lagoon:
// lcd_top
module lcd_top(
  input clk,
  input rst,
  input PS2_CLK,
  input PS2_DATA,
  output [7:4] DB,
  output LCD_E,
  output LCD_RS,
  output LCD_RW,
  output [7:0] LED
  );
==> flow/config.mk <==
export PLATFORM = sky130hd
export DESIGN_NAME = lcd_top
export DESIGN_NICKNAME = lcd_top
export VERILOG_FILES = /design/flow/design.v
export SDC_FILE = /design/flow/constraint.sdc
export NUM_CORES = 4
export LEC_CHECK = 0
export ABC_AREA = 1
export CAP_MARGIN = 20
export CORE_ASPECT_RATIO = 1.38
export CORE_MARGIN = 2
export CORE_UTILIZATION = 72
export CTS_CLUSTER_DIAMETER = 400
export CTS_CLUSTER_SIZE = 10
export PLACE_DENSITY_LB_ADDON = 0.08
export SETUP_SLACK_MARGIN = -0.69
export SLEW_MARGIN = 40
export TNS_END_PERCENT = 15
==> flow/constraint.sdc <==
create_clock -name core_clock -period 8.19 [get_ports {clk}]
set_input_delay 1.6380 -clock core_clock [delete_from_list [all_inputs] [get_ports {clk}]]
set_output_delay 1.6380 -clock core_clock [all_outputs]
set_load 0.01 [all_outputs]
run.sh (not shown) runs the stock make flow with config.mk's settings and CLKGATE_MAP_FILE=.
The inputs of amber differ from those of lagoon as listed below.
- changing CTS_CLUSTER_SIZE from 10 to 11
- changing SETUP_SLACK_MARGIN from -0.69 to 1.9
- changing CTS_CLUSTER_DIAMETER from 400 to 387
- setting HOLD_SLACK_MARGIN to 0.3 for the first time
- removing TNS_END_PERCENT (formerly 15)
- removing CORE_ASPECT_RATIO (formerly 1.38)
[summary]
Between amber and lagoon, it is amber whose count of inverters other than clock inverters in the layout is higher, by 3. Between lagoon and amber, the power figures differ only marginally. Top-level port count delta (amber -> lagoon): insignificant. Between amber and lagoon, it is amber whose first-iteration DRC count is higher, by 73%. Internal power consumption, lagoon and amber: higher on lagoon. The final reports for amber and lagoon show buffer share of cell area higher in the former. Core util | amber vs lagoon | amber higher. Setup slack on the worst flop-to-flop path on amber is behind lagoon. lagoon → amber: share of the synthesized netlist area taken by xor and xnor gates held steady, number of buffers inserted during clock tree synthesis shrank by about 8%, post-detailed-routing wire length grew by about 32%.
> inputs changed (amber -> violet)
- HOLD_SLACK_MARGIN no longer set, was 0.3
- PLACE_DENSITY_LB_ADDON no longer set, was 0.08
- SETUP_SLACK_MARGIN now 1.22, was 1.9
- CTS_CLUSTER_SIZE no longer set, was 11
- SLEW_MARGIN now 20, was 40
--- outcome ---
Summary — total CTS buffers, violet relative to amber: lower, by 5.5%. Internal power of the cells in violet is 0.29 mW above amber. When violet is set beside amber, its total global routing track utilization turns out to be 6.8 points smaller. Against amber, violet comes in 2.9% lower on final-stage net count. In the tables for amber and violet, register-to-register slack reads lower with amber. Taking amber as the reference, in violet count of buffering cells on the critical path with inverters included lower, via count of the first global-routing pass lower.
## Diff of input files: harbor against violet
- changing CTS_CLUSTER_DIAMETER from 387 to 329
- setting CTS_CLUSTER_SIZE to 15 for the first time
- setting GPL_TIMING_DRIVEN to 1 for the first time
- changing SETUP_SLACK_MARGIN from 1.22 to 2.02
- setting PLACE_DENSITY_LB_ADDON to 0.03 for the first time
--- outcome ---
Between violet and harbor, sequential share of layout area is higher for violet, harbor comes in under that. Clock group share of total power: violet and harbor compared, lower one is harbor. harbor vs. violet: met2 usage in global routing went up, area after synthesis did not really move. harbor: all stages done; final checks FAILED (capacitance limit, slew limit).
The following lists how xenon was set up differently from harbor:
- CORE_ASPECT_RATIO now 0.71, previously not set
- CTS_CLUSTER_DIAMETER no longer set, was 329
- PLACE_DENSITY_LB_ADDON now 0.0, was 0.03
- CORE_UTILIZATION now 70, was 72
- CTS_CLUSTER_SIZE now 26, was 15
- SETUP_SLACK_MARGIN now 2.35, was 2.02
- ABC_AREA no longer set, was 1
- GPL_TIMING_DRIVEN no longer set, was 1
- xenon went all the way through synthesis, placement and routing and the layout is clean on timing, DRC and antenna.
- xenon reports its destination of the critical timing path as LC1.buffer_data[7] while harbor reports LC1.buffer_data[4].
- Cell total in the yosys stat output (harbor / xenon): 1.5
- Internal power is lower on harbor
- The run with more setup slack is xenon; harbor has less.
- harbor → xenon: highest ir drop seen on vdd fell by 1.3%, synthesized cell count moved down, total CTS buffers rose by 8, power now sits higher, net switching power of the design went up by 4.8%.
- Diff harbor -> xenon | wire length | down by more than 10%
Input-level comparison between sierra and xenon:
- CORE_ASPECT_RATIO: 0.71 -> unset
- PLACE_DENSITY_LB_ADDON: 0.0 -> 0.03
- HOLD_SLACK_MARGIN: unset -> 0.29
- CTS_CLUSTER_SIZE: 26 -> 17
- SETUP_SLACK_MARGIN: 2.35 -> 2.02
- ABC_AREA: unset -> 1
- CTS_CLUSTER_DIAMETER: unset -> 329
- CORE_UTILIZATION: 70 -> 72
- GPL_TIMING_DRIVEN: unset -> 1
## What came out
Against xenon as the reference, sierra delivers a higher area after synthesis. Re number of post-CTS setup repair buffers: sierra is 33 down on xenon. Relative to xenon, the final cell area reported for sierra is higher. Est. power | sierra vs xenon | sierra lower. The register area on xenon is in line with that on sierra. Higher area after detailed placement among xenon and sierra: sierra. Area of the chip | sierra above xenon. [compare] base=xenon new=sierra: internal power consumption moved down; normalized max-slew margin has decreased.

* * *

Setup of north:
lcd_top again, from the RTL that the note above started with.
==> flow/config.mk <==
export PLATFORM = sky130hd
export DESIGN_NAME = lcd_top
export DESIGN_NICKNAME = lcd_top
export VERILOG_FILES = /design/flow/design.v
export SDC_FILE = /design/flow/constraint.sdc
export NUM_CORES = 4
export LEC_CHECK = 0
export ABC_AREA = 1
export CAP_MARGIN = 20
export CORE_MARGIN = 10
export CORE_UTILIZATION = 35
export CTS_CLUSTER_DIAMETER = 329
export GPL_TIMING_DRIVEN = 1
export PLACE_DENSITY_LB_ADDON = 0.03
export SETUP_SLACK_MARGIN = 5.0
export SLEW_MARGIN = 20
==> flow/constraint.sdc <==
create_clock -name core_clock -period 19.1 [get_ports {clk}]
set_input_delay 3.8200 -clock core_clock [delete_from_list [all_inputs] [get_ports {clk}]]
set_output_delay 3.8200 -clock core_clock [all_outputs]
set_load 0.01 [all_outputs]
north closes out successfully: all stages finished, all timing, DRC and antenna checks passed.
> inputs changed (north -> south)
- an added MAX_ROUTING_LAYER of met5
- an added GPL_ROUTABILITY_DRIVEN of 0
- an added TNS_END_PERCENT of 95
- a change of CTS_CLUSTER_DIAMETER from 329 to 256
- a change of ABC_AREA from 1 to 0
- an added CELL_PAD_IN_SITES_GLOBAL_PLACEMENT of 2
- a change of SLEW_MARGIN from 20 to 30
- a change of CORE_UTILIZATION from 35 to 58
- a change of SETUP_SLACK_MARGIN from 5.0 to 4.47
- an added CORE_ASPECT_RATIO of 1.7
Findings:
- south reached the final stage; the timing, DRC and antenna checks on its layout passed.
- Relative to north, the overall routed net length of south is lower by about 23%.
- Summary of south over north: number of DRC markers in iteration 0 went down 447, core utilization of the finished layout went up 24 points, global-route usage went up 4.9 points, post-placement worst setup slack went down 0.24 ns, post-synthesis async set-or-reset flop share held.
- Per the comparison of south with north, total chip power shows a reduction of 12%; proportion of cell area spent on the clock network -1.3 points; clock share of power now sits lower; gate count of the mapped netlist lower.

* * *

wip/cedar:
Starting RTL as in the previous note.
Settings: LEC_CHECK=0, ABC_AREA=1, CAP_MARGIN=0, CELL_PAD_IN_SITES_GLOBAL_PLACEMENT=1, CORE_ASPECT_RATIO=1.12, CORE_MARGIN=2, CORE_UTILIZATION=72, GPL_ROUTABILITY_DRIVEN=1, GPL_TIMING_DRIVEN=0, MAX_ROUTING_LAYER=met4, PLACE_DENSITY_LB_ADDON=0.11, SETUP_SLACK_MARGIN=0.92, SLEW_MARGIN=20; clock period 8.38 ns.
wip/cedar did not finish; the tool stopped in global placement without I/O with error FLW-0024.
The following lists how wip/maple was set up differently from wip/cedar:
Settings: removing GPL_ROUTABILITY_DRIVEN (formerly 1); removing CORE_ASPECT_RATIO (formerly 1.12); removing CELL_PAD_IN_SITES_GLOBAL_PLACEMENT (formerly 1); removing GPL_TIMING_DRIVEN (formerly 0); changing CAP_MARGIN from 0 to 20; removing MAX_ROUTING_LAYER (formerly met4); setting CTS_CLUSTER_DIAMETER to 400 for the first time; removing PLACE_DENSITY_LB_ADDON (formerly 0.11); removing SETUP_SLACK_MARGIN (formerly 0.92); changing the clock period (ns, I/O delays scaled along) from 8.38 to 8.19.
Results
As far as simple logic cell fraction of the synthesized area goes, wip/cedar and wip/maple are indistinguishable; the numbers are identical.
Yosys cell count came out exactly the same in wip/maple and wip/cedar.
As far as share of synthesized area occupied by flip-flops and latches goes, wip/cedar and wip/maple are indistinguishable; the numbers are identical.
Compared with wip/cedar, in wip/maple post-synth tally of flip-flops with integrated enable held steady, die size held steady, area after synthesis held steady.
Core outline area delta (wip/cedar -> wip/maple): insignificant
On initial standard-cell utilization of the core, wip/maple and wip/cedar are basically level.
Comparing wip/cedar against wip/maple, there is no change at all in synthesized area per cell.
Across wip/cedar and wip/maple, a clean result was obtained everywhere but in wip/cedar.
wip/cedar -> wip/maple: number of distinct library cell variants in the gate-level netlist after synthesis delta 0, exact match
#### Input delta (wip/quartz over wip/maple)
Settings: CTS_CLUSTER_DIAMETER: 400 -> 387; CTS_CLUSTER_SIZE: unset -> 11; SETUP_SLACK_MARGIN: unset -> 1.22; PLACE_DENSITY_LB_ADDON: unset -> 0.08.
==> comparison <==
Compared with wip/maple, wip/quartz shows a lower final instance area.
Summary: worst relative slew slack, wip/quartz better than wip/maple
From wip/maple to wip/quartz the numbers moved as follows: sequential share of layout area picked up an extra 0.33 points; final weighted congestion in routability-driven placement lost 0.81%; combinational gate area picked up an extra about 0.33%; clock-buffer cell count picked up an extra 33.
Number of CTS-inserted buffers went up by a few percent going from wip/maple to wip/quartz.
Beginning of the critical path = LC1.tail[0]$_DFFE_NP0P_: wip/quartz; beginning of the critical path = LC1.head[0]$_DFFE_NP0P_: wip/maple
For the power, wip/quartz came in 5.3% lower than wip/maple did.
[wip/quartz vs wip/maple] post-placement worst setup slack: higher in wip/quartz
Worst setup slack sits higher in wip/quartz than in wip/maple.
Modified inputs, wip/tundra compared to wip/quartz
Settings: a change of CTS_CLUSTER_SIZE from 11 to 26; a change of PLACE_DENSITY_LB_ADDON from 0.08 to 0.01; a deleted ABC_AREA that had been 1; a change of CTS_CLUSTER_DIAMETER from 387 to 29; a change of SETUP_SLACK_MARGIN from 1.22 to 2.35.
### Flow results
wip/tundra did not run to completion, as it errored out during global routing.
wip/quartz reached the end of the flow, and the finished layout is clean on the timing, DRC and antenna checks.
Comparing wip/tundra and wip/quartz, the higher post-synthesis share of cell area spent on and-or and or-and gates is on wip/quartz.
Going from wip/quartz to wip/tundra, share of the synthesized netlist area taken by xor and xnor gates grows by 0.87 points.
wip/tundra against wip/quartz: yosys-reported design area after synthesis went down by 5.8%; maximum level of the CTS H-tree went up by 1; x dimension of the die went down by 2.9%.
Changes in wip/juniper relative to wip/tundra:
Settings: CTS_CLUSTER_SIZE removed (was 26); CTS_CLUSTER_DIAMETER changed from 29 to 370; PLACE_DENSITY_LB_ADDON removed (was 0.01); ABC_AREA newly set to 1; SETUP_SLACK_MARGIN changed from 2.35 to 2.44.
==> comparison <==
No final results exist for wip/tundra, since it was stopped by error GRT-0232 during global routing. wip/juniper got as far as global routing, where a tool error ended the run. Re cell area after synthesis: wip/juniper is 6.1% up on wip/tundra. wip/tundra → wip/juniper: share of the yosys chip area belonging to registers shrank by 3.5 points, synthesis area per yosys climbed 1500 um2, HPWL after detailed placement saw an increase, multiplexer share of the synthesized area went down, die size rose about 6%. Looking at synthesized cell count, wip/juniper sits above wip/tundra.

* * *

run 1:
Starting RTL as in the previous note.
Design lcd_top, start of the top module:
module lcd_top(
  input clk,
  input rst,
  input PS2_CLK,
  input PS2_DATA,
  output [7:4] DB,
  output LCD_E,
  output LCD_RS,
  output LCD_RW,
  output [7:0] LED
  );
  wire busy;
  wire cmd;
  wire en;
  wire [7:0] data;
  snaptest LD1 (
    .clk(clk),
    .rst(rst),
    .busy(busy),
	 .PS2_CLK(PS2_CLK),
	 .PS2_DATA(PS2_DATA),
    .cmd(cmd),
    .en(en),
    .data(data),
	 .LED(LED)
    );
  lcd_controller LC1 (
    .clk(clk),
    .rst(rst),
    .en(en),
    .cmd(cmd),
    .data(data),
    .DB(DB),
    .LCD_E(LCD_E),
    .LCD_RS(LCD_RS),
    .LCD_RW(LCD_RW),
    .busy(busy)
    );
endmodule
Settings: LEC_CHECK=0, ABC_AREA=1, CAP_MARGIN=30, CORE_ASPECT_RATIO=0.99, CORE_MARGIN=2, CORE_UTILIZATION=62, CTS_CLUSTER_DIAMETER=116, CTS_CLUSTER_SIZE=16, GPL_ROUTABILITY_DRIVEN=0, GPL_TIMING_DRIVEN=0, MAX_ROUTING_LAYER=met4, PLACE_DENSITY_LB_ADDON=0.08, SLEW_MARGIN=20, TNS_END_PERCENT=45; clock period 20.0 ns.
The inputs of run 2 differ from those of run 1 as listed below.
- removing GPL_ROUTABILITY_DRIVEN (formerly 0)
- removing CTS_CLUSTER_DIAMETER (formerly 116)
- removing ABC_AREA (formerly 1)
- removing CORE_ASPECT_RATIO (formerly 0.99)
- removing CTS_CLUSTER_SIZE (formerly 16)
- removing TNS_END_PERCENT (formerly 45)
- removing GPL_TIMING_DRIVEN (formerly 0)
- removing PLACE_DENSITY_LB_ADDON (formerly 0.08)
- changing CAP_MARGIN from 30 to 20
- changing CORE_UTILIZATION from 62 to 40
- removing MAX_ROUTING_LAYER (formerly met4)
- changing the clock period (ns, I/O delays scaled along) from 20.0 to 14.7
Results
- Compared run 2 against run 1; switching power share of the total within noise.
- CTS H-tree depth of run 2 is on par with run 1.
- Design area, run 1 and run 2: larger value in run 1
[inputs] run 3 vs run 2
- putting SETUP_SLACK_MARGIN at -1.39 where nothing was set
Notes after the runs:
Run 3 finished every step from synthesis to the final layout, and the layout passed the timing, DRC and antenna checks. Run 3 -> run 2: number of buffers added by the clock tree synthesis step delta 0, exact match. From run 3 to run 2, routed wire length did not move at all. Taking run 2 as the reference, in run 3 share of the core filled by cells before placement closely matched the old numbers, total of flip-flops plus latches after synthesis closely matched the old numbers, data arrival time of the critical path closely matched the old numbers.
[inputs] run 4 vs run 3
- CORE_UTILIZATION: 40 -> 66
- SETUP_SLACK_MARGIN: -1.39 -> 3.1
- MAX_ROUTING_LAYER: unset -> met4
- the clock period (ns, I/O delays scaled along): 14.7 -> 12.3
==> comparison <==
- Run 4 finished end to end and its layout was clean on timing, DRC and antenna.
- Run 4: clock power share 0.4 points below run 3
- Relative to run 3, the routability congestion estimate from global placement measured on run 4 has increased by more than 10%.
- Portion of the layout cell area used by non-clock buffers delta for run 4 relative to run 3: 0.18 points higher
- As far as number of buffer cells added on primary ports goes, run 4 and run 3 are indistinguishable; the numbers are identical.

* * *

raven:
Starting RTL as in the previous note.
export LEC_CHECK = 0
export ABC_AREA = 1
export CAP_MARGIN = 20
export CORE_ASPECT_RATIO = 0.65
export CORE_MARGIN = 2
export CORE_UTILIZATION = 40
export PLACE_DENSITY_LB_ADDON = 0.13
export SLEW_MARGIN = 25
export TNS_END_PERCENT = 75
create_clock -name core_clock -period 20.0 [get_ports {clk}]
raven was carried through to the last stage, and its layout satisfied the timing, DRC and antenna checks.
The inputs of ember differ from those of raven as listed below.
# raven
export LEC_CHECK = 0
export ABC_AREA = 1
export CAP_MARGIN = 20
export CORE_ASPECT_RATIO = 0.65
export CORE_MARGIN = 2
export CORE_UTILIZATION = 40
export PLACE_DENSITY_LB_ADDON = 0.13
export SLEW_MARGIN = 25
export TNS_END_PERCENT = 75
create_clock -name core_clock -period 20.0 [get_ports {clk}]
# ember
export LEC_CHECK = 0
export CAP_MARGIN = 20
export CORE_MARGIN = 2
export CORE_UTILIZATION = 66
export SLEW_MARGIN = 20
create_clock -name core_clock -period 12.3 [get_ports {clk}]
==> comparison <==
ember consumes more power than raven does.
Data-path buffer share of cell area in the final layout: ember vs raven, no meaningful difference
Leakage dissipation improves in ember relative to raven.
Taking ember as 1.0, raven lands at 1.2 on buffer count excluding the clock tree in the final layout.
Looking only at cell count listed in synth_stat.txt, and setting everything else aside, the higher value of raven and ember goes to raven.
Changes in willow relative to ember:
# ember
export LEC_CHECK = 0
export CAP_MARGIN = 20
export CORE_MARGIN = 2
export CORE_UTILIZATION = 66
export SLEW_MARGIN = 20
create_clock -name core_clock -period 12.3 [get_ports {clk}]
# willow
export LEC_CHECK = 0
export ABC_AREA = 1
export CAP_MARGIN = 20
export CORE_MARGIN = 2
export CORE_UTILIZATION = 72
export SETUP_SLACK_MARGIN = 1.92
export SLEW_MARGIN = 20
create_clock -name core_clock -period 8.19 [get_ports {clk}]
Notes after the runs:
| willow | all stages done | FAIL | max-capacitance violations, max-slew violations, negative setup slack |
Summary: with ember as the reference, HPWL reported at the end of detailed placement in willow moved up by more than 10%.
willow vs. ember: wire length shows an increase of about 70%, global-route usage shows an increase of 16 points, number of tap instances shows a reduction of 43.
Diff ember -> willow | sequential-cell power consumption | increase of about 50%
Relative to ember, total power increased by about 55% in willow.
Number of rows created at floorplan for willow: 1 down relative to ember
Power figures rest on the tool's default switching activity, not on a simulated workload.
